==> job 2201: inputs <==
==> flow/design.v <==
`timescale 1us / 1ps
module ARTAU(
    input radar_echo,
    input scan_for_target,
    input [31:0] jet_speed,
    input [31:0] max_safe_distance,
    input RST,
    input CLK,
    output reg radar_pulse_trigger,
    output reg [31:0] distance_to_target,
    output reg threat_detected,
    output reg [1:0] ARTAU_state
);
reg [31:0] distance1;   
reg [31:0] distance2;   
reg [11:0] elapsed_time;   
reg have_prev;          
parameter c0 = 300000000;   
parameter radar_pulse_duration = 300;   
parameter max_listen_time = 2000;   
parameter assess_timeout = 3000;   
wire [40:0] echo_product = c0 * elapsed_time;
wire [40:0] echo_distance = echo_product / 2000;
wire [11:0] elapsed_ms = elapsed_time / 1000;
wire [44:0] predicted_distance = distance2 + jet_speed * elapsed_ms;
always @(posedge CLK or posedge RST) begin
    if (RST) begin
        ARTAU_state <= 2'b00;   
        radar_pulse_trigger <= 0;
        distance_to_target <= 0;
        threat_detected <= 0;
        distance1 <= 0;
        elapsed_time <= 0;
        have_prev <= 0;
    end else begin
        case (ARTAU_state)
            2'b00:   
                if (scan_for_target) begin
                    radar_pulse_trigger <= 1;
                    ARTAU_state <= 2'b01;   
                end
            2'b01:   
                if (elapsed_time < radar_pulse_duration) begin
                    radar_pulse_trigger <= 1;
                    elapsed_time <= elapsed_time + 100;   
                end else begin
                    radar_pulse_trigger <= 0;
                    elapsed_time <= 0;
                    ARTAU_state <= 2'b10;   
                end
            2'b10:   
                if (elapsed_time < max_listen_time) begin
                    if (radar_echo) begin
                        distance1 <= distance2;
                        distance2 <= echo_distance[31:0];
                        elapsed_time <= 0;
                        if (have_prev) begin
                            ARTAU_state <= 2'b11;   
                        end else begin
                            have_prev <= 1;
                            radar_pulse_trigger <= 1;
                            ARTAU_state <= 2'b01;   
                        end
                    end else begin
                        elapsed_time <= elapsed_time + 100;
                    end
                end else begin
                    ARTAU_state <= 2'b00;
                    radar_pulse_trigger <= 0;
                    distance_to_target <= 0;
                    threat_detected <= 0;
                    elapsed_time <= 0;
                    have_prev <= 0;
                end
            2'b11:   
                if (elapsed_time < assess_timeout) begin
                    distance_to_target <= distance2;
                    threat_detected <= (predicted_distance < distance1) && distance2 < max_safe_distance;
                    if (scan_for_target) begin
                        radar_pulse_trigger <= 1;
                        elapsed_time <= 0;
                        ARTAU_state <= 2'b01;   
                    end else begin
                        elapsed_time <= elapsed_time + 100;
                    end
                end else begin
                    ARTAU_state <= 2'b00;
                    radar_pulse_trigger <= 0;
                    distance_to_target <= 0;
                    threat_detected <= 0;
                    elapsed_time <= 0;
                    have_prev <= 0;
                end
        endcase
    end
end
endmodule
module ECSU(
    input CLK,
    input RST,
    input thunderstorm,
    input [5:0] wind,
    input [1:0] visibility,
    input signed [7:0] temperature,
    output reg severe_weather,
    output reg emergency_landing_alert,
    output reg [1:0] ECSU_state
);
    parameter ALL_CLEAR = 2'b00;
    parameter CAUTION = 2'b01;
    parameter HIGH_ALERT = 2'b10;
    parameter EMERGENCY = 2'b11;
    reg [1:0] current_state, next_state;
    always @(posedge CLK or posedge RST) begin
        if (RST) begin
            current_state <= ALL_CLEAR;
        end else begin
            current_state <= next_state;
        end
    end
    always @(*) begin
        severe_weather = (current_state == HIGH_ALERT) || (current_state == EMERGENCY);
        emergency_landing_alert = (current_state == EMERGENCY);
        ECSU_state = current_state;
    end
    always @(*) begin
        next_state = current_state;
        case (current_state)
            ALL_CLEAR: begin
                if (wind >= 11 && wind <= 15)  
                    next_state = CAUTION;
                else if (visibility == 2'b01)  
                    next_state = CAUTION;
                else if (thunderstorm || wind > 15 || temperature > 35 || temperature < -35 || visibility == 2'b11) begin
                    next_state = HIGH_ALERT;
                end
            end
            CAUTION: begin
                if (wind <= 10 && visibility == 2'b00)  
                    next_state = ALL_CLEAR;
                else if (thunderstorm || wind > 15 || temperature > 35 || temperature < -35 || visibility == 2'b11) begin
                    next_state = HIGH_ALERT;
                end
            end
            HIGH_ALERT: begin
                if (temperature < -40 || temperature > 40 || wind > 20) begin
                    next_state = EMERGENCY;
                end else if (!thunderstorm && wind <= 10 && temperature >= -35 && temperature <= 35 && visibility != 2'b11) begin
                    next_state = CAUTION;
                end
            end
            EMERGENCY: begin
            end
        endcase
    end
endmodule
`timescale 1us / 1ps
module ICMS(
    input CLK,
    input RST,
    input radar_echo,
    input scan_for_target,
    input [31:0] jet_speed,
    input [31:0] max_safe_distance,
    input [5:0] wind,
    input thunderstorm,
    input [1:0] visibility,
    input signed [7:0] temperature,
    output radar_pulse_trigger,
    output [31:0] distance_to_target,
    output safe_to_engage,
    output threat_detected,
    output emergency_landing_alert,
    output [1:0] ECSU_state,  
    output [1:0] ARTAU_state
);
   wire severe_weather;
   ARTAU artau_inst (
       .radar_echo(radar_echo),
       .scan_for_target(scan_for_target),
       .jet_speed(jet_speed),
       .max_safe_distance(max_safe_distance),
       .RST(RST),
       .CLK(CLK),
       .radar_pulse_trigger(radar_pulse_trigger),
       .distance_to_target(distance_to_target),
       .threat_detected(threat_detected),
       .ARTAU_state(ARTAU_state)
   );
   ECSU ecsu_inst (
       .CLK(CLK),
       .RST(RST),
       .thunderstorm(thunderstorm),
       .wind(wind),
       .visibility(visibility),
       .temperature(temperature),
       .severe_weather(severe_weather),
       .emergency_landing_alert(emergency_landing_alert),
       .ECSU_state(ECSU_state)
   );
   assign safe_to_engage = (threat_detected) && (!severe_weather);
endmodule
==> flow/run.sh <==
#!/bin/bash
# the make line also repeats each setting of config.mk as NAME=value (left out here)
make -C /OpenROAD-flow-scripts/flow DESIGN_CONFIG=/design/flow/config.mk WORK_HOME=/design/flow/orfs CLKGATE_MAP_FILE= finish
==> flow/config.mk <==
export PLATFORM = sky130hd
export DESIGN_NAME = ICMS
export DESIGN_NICKNAME = ICMS
export VERILOG_FILES = /design/flow/design.v
export SDC_FILE = /design/flow/constraint.sdc
export NUM_CORES = 4
export LEC_CHECK = 0
export ABC_AREA = 1
export CAP_MARGIN = 20
export CORE_MARGIN = 2
export CORE_UTILIZATION = 72
export CTS_CLUSTER_DIAMETER = 222
export CTS_CLUSTER_SIZE = 73
export HOLD_SLACK_MARGIN = -0.07
export PLACE_DENSITY_LB_ADDON = 0.22
export SLEW_MARGIN = 20
export TNS_END_PERCENT = 5
==> flow/constraint.sdc <==
create_clock -name core_clock -period 19.2 [get_ports {CLK}]
set_input_delay 3.8400 -clock core_clock [delete_from_list [all_inputs] [get_ports {CLK}]]
set_output_delay 3.8400 -clock core_clock [all_outputs]
set_load 0.01 [all_outputs]
==> inputs of job 1463, as changes to job 2201 <==
Settings changed: ABC_AREA 1 to not set, CORE_UTILIZATION 72 to 58, CTS_CLUSTER_DIAMETER 222 to not set, CTS_CLUSTER_SIZE 73 to not set, HOLD_SLACK_MARGIN -0.07 to not set, PLACE_DENSITY_LB_ADDON 0.22 to not set, TNS_END_PERCENT 5 to not set.
==> flow/constraint.sdc (replaced) <==
create_clock -name core_clock -period 24.4 [get_ports {CLK}]
set_input_delay 4.8800 -clock core_clock [delete_from_list [all_inputs] [get_ports {CLK}]]
set_output_delay 4.8800 -clock core_clock [all_outputs]
set_load 0.01 [all_outputs]
==> inputs of job 1366, as changes to job 2201 <==
Settings changed: ABC_AREA 1 to not set, CELL_PAD_IN_SITES_GLOBAL_PLACEMENT set to 1, CORE_UTILIZATION 72 to 40, CTS_CLUSTER_DIAMETER 222 to not set, CTS_CLUSTER_SIZE 73 to not set, HOLD_SLACK_MARGIN -0.07 to -0.05, PLACE_DENSITY_LB_ADDON 0.22 to not set, TNS_END_PERCENT 5 to not set.
==> flow/constraint.sdc (replaced) <==
create_clock -name core_clock -period 30.0 [get_ports {CLK}]
set_input_delay 6.0000 -clock core_clock [delete_from_list [all_inputs] [get_ports {CLK}]]
set_output_delay 6.0000 -clock core_clock [all_outputs]
set_load 0.01 [all_outputs]
==> inputs of job 2229, as changes to job 2201 <==
Settings changed: CTS_CLUSTER_DIAMETER 222 to 397, CTS_CLUSTER_SIZE 73 to 70, HOLD_SLACK_MARGIN -0.07 to not set, PLACE_DENSITY set to 0.35, PLACE_DENSITY_LB_ADDON 0.22 to not set, SETUP_SLACK_MARGIN set to 3.0, TNS_END_PERCENT 5 to not set.
==> flow/constraint.sdc (replaced) <==
create_clock -name core_clock -period 11.6 [get_ports {CLK}]
set_input_delay 2.3200 -clock core_clock [delete_from_list [all_inputs] [get_ports {CLK}]]
set_output_delay 2.3200 -clock core_clock [all_outputs]
set_load 0.01 [all_outputs]
==> metrics.yaml <==
placed_design:
  gp_congestion: 0.9059
grt:
  grt.overflow.total: 0
  grt_usage_pct: 23.77
synthesis:
  top_area_share_pct: 15.85
  common_cells: "ha_1 (313), nand2_1 (303), inv_1 (272)"
  synth.area.top_cells: "ha_1 (16%), dfrtp_1 (8.0%), fa_1 (6.2%)"
  postSynthSeqShare_pct: 11.77
clock_network:
  cts_buffers: 9
  cts_buffer_depth: 2
  post-cts-setup-buffers: 2
run_status:
  status: "finished clean"
(the above is from job 1366)
==> metrics.yaml <==
clock_network:
  post-cts-setup-buffers: 61
  cts_buffer_depth: 2
  hold_buffers: 0
  cts_buffers: 9
synthesis:
  top_area_share_pct: 16.52
  postSynthSeqShare_pct: 12.26
  synth.area.top_cells: "ha_1 (17%), nand2_1 (12%), inv_1 (9.2%)"
  common_cells: "nand2_1 (760), inv_1 (584), ha_1 (313)"
grt:
  grt.overflow.total: 4
  grt_usage_pct: 79.93
run_status:
  haltStage: "global routing (5_1_grt)"
  status: "did not finish"
  stop_error: "[ERROR GRT-0116] Global routing finished with congestion. Check the congestion regions in the DRC Viewer."
placed_design:
  gp_congestion: 1.012
  placed_cells_incl_taps: 4444
die:
  core_mm2: 0.03245
  num_rows: 66
(the above is from job 2201)
==> metrics.yaml <==
synthesis:
  common_cells: "nand2_1 (760), inv_1 (584), ha_1 (313)"
  synth.area.top_cells: "ha_1 (17%), nand2_1 (12%), inv_1 (9.2%)"
  synth-simple-area-share_pct: 37.38
  yosysCellCount: 3448
  ys_sh_xor_pct: 5.150
  top_area_share_pct: 16.52
run_status:
  haltStage: "clock tree synthesis (4_1_cts)"
  stop_error: "[ERROR DPL-0033] detailed placement checks failed during check placement."
  status: "did not finish"
die:
  num_rows: 66
placed_design:
  gp_congestion: 1.030
(the above is from job 2229)
==> metrics.yaml <==
synthesis:
  common_cells: "ha_1 (313), nand2_1 (303), inv_1 (272)"
  postSynthSeqShare_pct: 11.77
  fa_ha_area_share_pct: 22.17
  synth.area.top_cells: "ha_1 (16%), dfrtp_1 (8.0%), fa_1 (6.2%)"
  top_area_share_pct: 15.85
final_timing:
  finalSetupViolations: 4
  fin_ws_ns: -1.579
run_status:
  status: "complete, but fails checks"
  violations: "negative setup slack"
grt:
  grt.overflow.total: 0
  grt_usage_pct: 37.99
clock_network:
  post-cts-setup-buffers: 72
  cts_buffers: 9
  cts_buffer_depth: 2
placed_design:
  gp_congestion: 0.9845
(the above is from job 1463)
